==> flow/design.v <==
module RandomNumberGenerator(clk, rst, load, key_x, seed_r, seed_g, seed_b, Rout, Gout, Bout, Key_ready);
    input wire clk;
    input wire rst;
    input wire load;                  
    input wire [15:0] key_x;          
    input wire [15:0] seed_r;         
    input wire [15:0] seed_g;
    input wire [15:0] seed_b;
    output reg [7:0] Rout;
    output reg [7:0] Gout;
    output reg [7:0] Bout;
    output reg Key_ready;
    wire Rout_bit;
    wire Gout_bit;
    wire Bout_bit;
    reg[15:0] Rlfsr;
    reg[15:0] Glfsr;
    reg[15:0] Blfsr;
    reg [2:0] bit_count;
    wire Rfeedback_lfsr;
    wire Gfeedback_lfsr;
    wire Bfeedback_lfsr;
    wire Rout_lfsr;
    wire Gout_lfsr;
    wire Bout_lfsr;
    reg signed [15:0] x; 
    reg signed [31:0] x_square; 
    reg signed [31:0] x_mult;  
    reg signed [15:0] x_next;
    wire out_chaotic;
    assign Rfeedback_lfsr = Rlfsr[15] ^ Rlfsr[13] ^ Rlfsr[12] ^ Rlfsr[10]; 
    assign Gfeedback_lfsr = Glfsr[15] ^ Glfsr[13] ^ Glfsr[12] ^ Glfsr[10]; 
    assign Bfeedback_lfsr = Blfsr[15] ^ Blfsr[13] ^ Blfsr[12] ^ Blfsr[10]; 
    assign Rout_lfsr = Rlfsr[15];
    assign Gout_lfsr = Glfsr[15];
    assign Bout_lfsr = Blfsr[15];
    assign out_chaotic = x_next[15];
    assign Rout_bit = Rout_lfsr ^ out_chaotic;
    assign Gout_bit = Gout_lfsr ^ out_chaotic;
    assign Bout_bit = Bout_lfsr ^ out_chaotic;
    always @(posedge clk or posedge rst) begin
        if (rst) begin
            Rlfsr <= 16'b0000000000000001;
            Glfsr <= 16'b0000000000000010;
            Blfsr <= 16'b0000000000000011;
            x <= 16'sh7EF0;                          
            Rout <= 8'b0;
            Gout <= 8'b0;
            Bout <= 8'b0;
            Key_ready <= 0;
            bit_count <=0;
            x_square <= 0;
            x_next <= 0;
            x_mult <= 0;
        end
        else if (load) begin
            Rlfsr <= seed_r;
            Glfsr <= seed_g;
            Blfsr <= seed_b;
            x <= key_x;
            Rout <= 8'b0;
            Gout <= 8'b0;
            Bout <= 8'b0;
            Key_ready <= 0;
            bit_count <=0;
            x_square <= 0;
            x_next <= 0;
            x_mult <= 0;
        end
        else begin
            Rlfsr <= {Rlfsr[14:0], Rfeedback_lfsr};
            Glfsr <= {Glfsr[14:0], Gfeedback_lfsr};
            Blfsr <= {Blfsr[14:0], Bfeedback_lfsr};
            Rout <= {Rout[6:0], Rout_bit};
            Gout <= {Gout[6:0], Gout_bit};
            Bout <= {Bout[6:0], Bout_bit};
            if (bit_count == 3'd7) begin
                Key_ready <= 1;   
                bit_count <= 0;
            end 
            else begin
                Key_ready <= 0;
                bit_count <= bit_count + 1;
            end
            x_square <= x * x;                        
            x_mult <= x_square <<< 1;                 
            x_next <= 16'sh7FFF - x_mult[30:15];      
            x <= x_next;
        end
    end
endmodule
==> flow/config.mk <==
export PLATFORM = sky130hd
export DESIGN_NAME = RandomNumberGenerator
export DESIGN_NICKNAME = RandomNumberGenerator
export VERILOG_FILES = /design/flow/design.v
export SDC_FILE = /design/flow/constraint.sdc
export NUM_CORES = 4
export LEC_CHECK = 0
export ABC_AREA = 1
export CAP_MARGIN = 20
export CORE_MARGIN = 2
export CORE_UTILIZATION = 72
export CTS_CLUSTER_DIAMETER = 317
export CTS_CLUSTER_SIZE = 99
export PLACE_DENSITY = 0.42
export SETUP_SLACK_MARGIN = -0.1
export SLEW_MARGIN = 20
==> flow/constraint.sdc <==
create_clock -name core_clock -period 4.5 [get_ports {clk}]
set_input_delay 0.9000 -clock core_clock [delete_from_list [all_inputs] [get_ports {clk}]]
set_output_delay 0.9000 -clock core_clock [all_outputs]
set_load 0.01 [all_outputs]
run.sh (not shown) runs the stock make flow with config.mk's settings and CLKGATE_MAP_FILE=.
The starting point never finished: it broke off in global routing (5_1_grt), error GRT-0232.
Then changed:
CTS_CLUSTER_DIAMETER = default   (was 317)
CTS_CLUSTER_SIZE = default   (was 99)
HOLD_SLACK_MARGIN = -0.09   (was default)
SETUP_SLACK_MARGIN = default   (was -0.1)
clock period = 5.46 ns   (was 4.5 ns; I/O delays follow)
What happened:
- With this change the flow reached the layout checks and failed them: negative setup slack
- synthesized area does not change
- die size stays the same
- synthesized cell count is unchanged
Then changed:
CTS_CLUSTER_DIAMETER = 202   (was default)
HOLD_SLACK_MARGIN = -0.1   (was -0.09)
PLACE_DENSITY = 0.8   (was 0.42)
clock period = 5.94 ns   (was 5.46 ns; I/O delays follow)
- The changed run completed with no timing, DRC or antenna violations
- utilization came out lower by 9.5 points
- global-route usage drops by 5.8 points
- register-to-register slack improved by 0.75 ns
Then changed:
ABC_AREA = default   (was 1)
CORE_UTILIZATION = 66   (was 72)
CTS_CLUSTER_DIAMETER = default   (was 202)
HOLD_SLACK_MARGIN = default   (was -0.1)
PLACE_DENSITY = default   (was 0.8)
clock period = 6.91 ns   (was 5.94 ns; I/O delays follow)
Result: Via count shrinks by a quarter to a third. Critical path depth shrinks by 6. Clock-buffer cell count is unchanged. Die size rises slightly. Register-to-register slack gets better by 0.43 ns. Sequential cell count is unchanged. Utilization goes down by 7.9 points.


## beta
RTL: the design.v shown in full above, as it stands there.
make LEC_CHECK=0 ABC_AREA=1 CAP_MARGIN=20 CORE_MARGIN=2 CORE_UTILIZATION=72 CTS_CLUSTER_SIZE=37 HOLD_SLACK_MARGIN=-0.08 PLACE_DENSITY=0.79 SLEW_MARGIN=20 finish   # period 5.46 ns
| beta | all stages done | FAIL | setup timing |
Input-level comparison between delta and beta:
- CORE_UTILIZATION changed from 72 to 40
- ABC_AREA removed (was 1)
- CTS_CLUSTER_SIZE removed (was 37)
- HOLD_SLACK_MARGIN removed (was -0.08)
- PLACE_DENSITY removed (was 0.79)
- the clock period (ns, I/O delays scaled along) changed from 5.46 to 6.91
[summary]
delta | stages: all done | timing, DRC, antenna: all pass
Clock-buffer cell count, delta and beta: higher on delta
Changes observed in delta relative to beta: register cell area after layout barely changed, yosys synthesis chip area -about 7%, share of cell area taken by muxes after synthesis moved up, number of buffers and inverters on the critical path fell by 1.


## rev 12
RTL: the design.v shown in full above, as it stands there.
export LEC_CHECK = 0
export ABC_AREA = 1
export CAP_MARGIN = 20
export CORE_MARGIN = 2
export CORE_UTILIZATION = 71
export PLACE_DENSITY_LB_ADDON = 0.2
export SLEW_MARGIN = 20
create_clock -name core_clock -period 5.28 [get_ports {clk}]
What the final checks of rev 12 revealed, after a flow that finished every stage, was a layout that fails on setup timing.
### rev 12 -> rev 13
# rev 12
export LEC_CHECK = 0
export ABC_AREA = 1
export CAP_MARGIN = 20
export CORE_MARGIN = 2
export CORE_UTILIZATION = 71
export PLACE_DENSITY_LB_ADDON = 0.2
export SLEW_MARGIN = 20
create_clock -name core_clock -period 5.28 [get_ports {clk}]
# rev 13
export LEC_CHECK = 0
export CAP_MARGIN = 20
export CORE_MARGIN = 2
export CORE_UTILIZATION = 71
export PLACE_DENSITY = 0.66
export SETUP_SLACK_MARGIN = 1.46
export SLEW_MARGIN = 20
export TNS_END_PERCENT = 5
create_clock -name core_clock -period 5.03 [get_ports {clk}]
### Flow results
The final report for rev 13 shows a completed flow and a layout that fails verification, specifically setup timing.
The higher critical path data arrival time of rev 12 and rev 13 is in rev 12.
Initial antenna violation count: rev 13 vs rev 12 down 8
Diff rev 12 and rev 13: total antenna diodes in the routed design lower in rev 13
Data required time at the worst endpoint (higher): rev 12
Rev 13: data-path buffer share of cell area in the final layout 0.19 points below rev 12
Compared with rev 12, in rev 13 number of setup buffers added after CTS decreased 17; post-synthesis cell count from yosys now smaller.


RTL: the design.v shown in full above, as it stands there.
clock: 10.0 ns
lec_check: 0
abc_area: 1
cap_margin: 20
core_aspect_ratio: 0.5
core_margin: 2
core_utilization: 40
cts_cluster_diameter: 362
cts_cluster_size: 99
hold_slack_margin: -0.09
place_density_lb_addon: 0.28
slew_margin: 20
tns_end_percent: 20
The starting point passed the timing, design-rule and antenna checks.
==> next run, changes <==
Settings changed: CORE_UTILIZATION 40 to 72, HOLD_SLACK_MARGIN -0.09 to 0.28.
After rerunning: Die size goes down by 44%. Critical path depth shrinks by 1. Final cell count is lower by 9.4%. Design area goes down by 1.4%. Flip-flop count does not change. Register-to-register slack gets worse by 350 ps. Utilization went up by 35 points.
==> next run, changes <==
Settings changed: CORE_UTILIZATION 72 to 40, HOLD_SLACK_MARGIN 0.28 to -0.09, SETUP_SLACK_MARGIN set to 2.61, SLEW_MARGIN 20 to 5.
=> Routed wire length falls by about 15%; critical path depth rises by 1; die size rises by about 80%.
==> next run, changes <==
Settings changed: CAP_MARGIN 20 to 0, CORE_ASPECT_RATIO 0.5 to unset, CORE_UTILIZATION 40 to 23, CTS_CLUSTER_DIAMETER 362 to unset, CTS_CLUSTER_SIZE 99 to 79, GPL_ROUTABILITY_DRIVEN set to 0, HOLD_SLACK_MARGIN -0.09 to 0.2, PLACE_DENSITY_LB_ADDON 0.28 to unset, SETUP_SLACK_MARGIN 2.61 to unset, SLEW_MARGIN 5 to 10, TNS_END_PERCENT 20 to 5.
What happened: Core utilization came out lower by 19 points. Die area climbs by well over a third. Non-clock buffer count shrinks by 2. Area after synthesis does not change. Global-route usage goes down by 7.7 points. Final area climbs by a few percent. Count of clock-buffer cells in the layout increases by 3. Critical path depth does not change. Maximum frequency went down slightly. Wire length goes up slightly. Worst hold slack is about the same.
==> next run, changes <==
Settings changed: CAP_MARGIN 0 to 20, CORE_ASPECT_RATIO set to 1.95, CORE_UTILIZATION 23 to 40, CTS_CLUSTER_DIAMETER set to 362, CTS_CLUSTER_SIZE 79 to 99, GPL_ROUTABILITY_DRIVEN 0 to unset, HOLD_SLACK_MARGIN 0.2 to -0.09, SLEW_MARGIN 10 to 20, TNS_END_PERCENT 5 to 20.
The changed run completed without violations.
Hold slack stays flat.
Final area fell by 3.0%.
Global-route usage rises by 9.3 points.
Final cell count fell by 14%.
Setup slack degrades by 140 ps.
Fmax goes down by 2.2%.
Via count rose by 4.6%.
==> next run, changes <==
Settings changed: ABC_AREA 1 to unset, CAP_MARGIN 20 to 0, CORE_ASPECT_RATIO 1.95 to 0.5, CORE_MARGIN 2 to 8, CORE_UTILIZATION 40 to 58, CTS_CLUSTER_DIAMETER 362 to 221, HOLD_SLACK_MARGIN -0.09 to unset, PLACE_DENSITY set to 0.46, SETUP_SLACK_MARGIN set to -0.99, TNS_END_PERCENT 20 to 5.
What happened:
- The new run passed the timing, design-rule and antenna checks
- worst hold slack gets better by 3.0 ps
- global-route usage grows by 1.1 points
- worst setup slack gets worse by 810 ps
- area after synthesis shrinks by 6.8%


== job 101 ==
Starts from the design.v that is shown in full above.
Settings: LEC_CHECK=0, ABC_AREA=1, CAP_MARGIN=20, CORE_MARGIN=2, CORE_UTILIZATION=72, CTS_CLUSTER_DIAMETER=374, CTS_CLUSTER_SIZE=95, SLEW_MARGIN=20; clock period 7.42 ns.
Modified inputs, job 102 compared to job 101
- CTS_CLUSTER_SIZE now 99, was 95
- SETUP_SLACK_MARGIN now -0.1, previously not set
- CTS_CLUSTER_DIAMETER no longer set, was 374
- the clock period (ns, I/O delays scaled along) now 5.69, was 7.42
### Flow results
- STATUS run=job 102 STAGES=ALL_DONE FINAL_CHECKS=FAILED CAUSE=setup timing
- In the reports for job 102 and job 101, the larger total wire length belongs to job 102.
- Cmp job 102 vs job 101: worst-margin pin slew higher in job 102
- The clock edge transition at the registers on the reported setup and hold paths on job 101 is in line with that on job 102.
- The share of the final layout cell area in sequential cells in job 102 sits 0.89 points below the value recorded for job 101.
- Post-cts sizing count ended up 1 higher on job 102 than on job 101.
- Job 102 ended with less sum of negative setup slack than job 101.
- Relative to job 101, worst-case setup margin in the final layout decreased by 1.20 ns in job 102.
- Diff job 101 -> job 102: post-route cell area moved up, final weighted congestion of routability-driven global placement went up by 5.1%.


Setup of ember:
Starts from the design.v that is shown in full above.
==> flow/config.mk <==
export PLATFORM = sky130hd
export DESIGN_NAME = RandomNumberGenerator
export DESIGN_NICKNAME = RandomNumberGenerator
export VERILOG_FILES = /design/flow/design.v
export SDC_FILE = /design/flow/constraint.sdc
export NUM_CORES = 4
export LEC_CHECK = 0
export ABC_AREA = 1
export CAP_MARGIN = 20
export CORE_MARGIN = 2
export CORE_UTILIZATION = 70
export CTS_CLUSTER_DIAMETER = 201
export CTS_CLUSTER_SIZE = 36
export HOLD_SLACK_MARGIN = -0.08
export SLEW_MARGIN = 20
==> flow/constraint.sdc <==
create_clock -name core_clock -period 5.87 [get_ports {clk}]
set_input_delay 1.1740 -clock core_clock [delete_from_list [all_inputs] [get_ports {clk}]]
set_output_delay 1.1740 -clock core_clock [all_outputs]
set_load 0.01 [all_outputs]
For xenon, these inputs were changed with respect to ember:
diff --git a/flow/config.mk b/flow/config.mk
--- a/flow/config.mk
+++ b/flow/config.mk
@@ -8 +7,0 @@
-export ABC_AREA = 1
@@ -11,4 +10 @@
-export CORE_UTILIZATION = 70
-export CTS_CLUSTER_DIAMETER = 201
-export CTS_CLUSTER_SIZE = 36
-export HOLD_SLACK_MARGIN = -0.08
+export CORE_UTILIZATION = 64
==> flow/constraint.sdc <==
create_clock -name core_clock -period 6.76 [get_ports {clk}]
set_input_delay 1.3520 -clock core_clock [delete_from_list [all_inputs] [get_ports {clk}]]
set_output_delay 1.3520 -clock core_clock [all_outputs]
set_load 0.01 [all_outputs]
[summary]
The post-layout worst setup margin in xenon sits 0.25 ns above the value recorded for ember. ember → xenon: first-pass GRT wire length decreased by about 18% relative to the old numbers; tap cell count +5; total via count after detailed routing fell by 23%; total routing resource utilization after global routing has decreased. Changes observed in xenon relative to ember: fraction of area in registers now sits higher; met1 track utilization from global routing now sits lower; synthesized area now sits lower; wire length now sits lower; final instance area now sits lower.
#### Input delta (garnet over xenon)
diff --git a/flow/config.mk b/flow/config.mk
--- a/flow/config.mk
+++ b/flow/config.mk
@@ -10 +10,2 @@
-export CORE_UTILIZATION = 64
+export CORE_UTILIZATION = 72
+export PLACE_DENSITY = 0.8
==> flow/constraint.sdc <==
create_clock -name core_clock -period 5.94 [get_ports {clk}]
set_input_delay 1.1880 -clock core_clock [delete_from_list [all_inputs] [get_ports {clk}]]
set_output_delay 1.1880 -clock core_clock [all_outputs]
set_load 0.01 [all_outputs]
### Flow results
[flow] garnet | stages: complete | final checks: fail | reason: setup timing. Changes observed in garnet relative to xenon: count of clock-buffer cells in the layout fell by 1; area growth from synthesis to final layout rose by 9.0 points; via count rose by about 13%; floorplan-stage core utilization rose by 8.2 points. garnet vs. xenon: floorplan die height saw a decrease, setup-violating endpoint count in the final report increased by 5 relative to the old numbers, final worst-path setup slack fell 0.51 ns, largest net degree at the start of global routing now sits higher.
What violet does differently from garnet at the input level:
diff --git a/flow/config.mk b/flow/config.mk
--- a/flow/config.mk
+++ b/flow/config.mk
@@ -10,2 +10 @@
-export CORE_UTILIZATION = 72
-export PLACE_DENSITY = 0.8
+export CORE_UTILIZATION = 40
==> flow/constraint.sdc <==
create_clock -name core_clock -period 10.0 [get_ports {clk}]
set_input_delay 2.0000 -clock core_clock [delete_from_list [all_inputs] [get_ports {clk}]]
set_output_delay 2.0000 -clock core_clock [all_outputs]
set_load 0.01 [all_outputs]
[summary]
- violet reached the end of the flow, and the finished layout is clean on the timing, design-rule and antenna checks.
- violet reports a higher post-route minimum period than garnet does.
- Maximum single-stage delay on the critical path, garnet and violet: smaller value in garnet
- Pin count of the biggest net entering global routing is higher on garnet
- Re relative slew slack: garnet and violet aren't equal, and the higher value belongs to garnet.
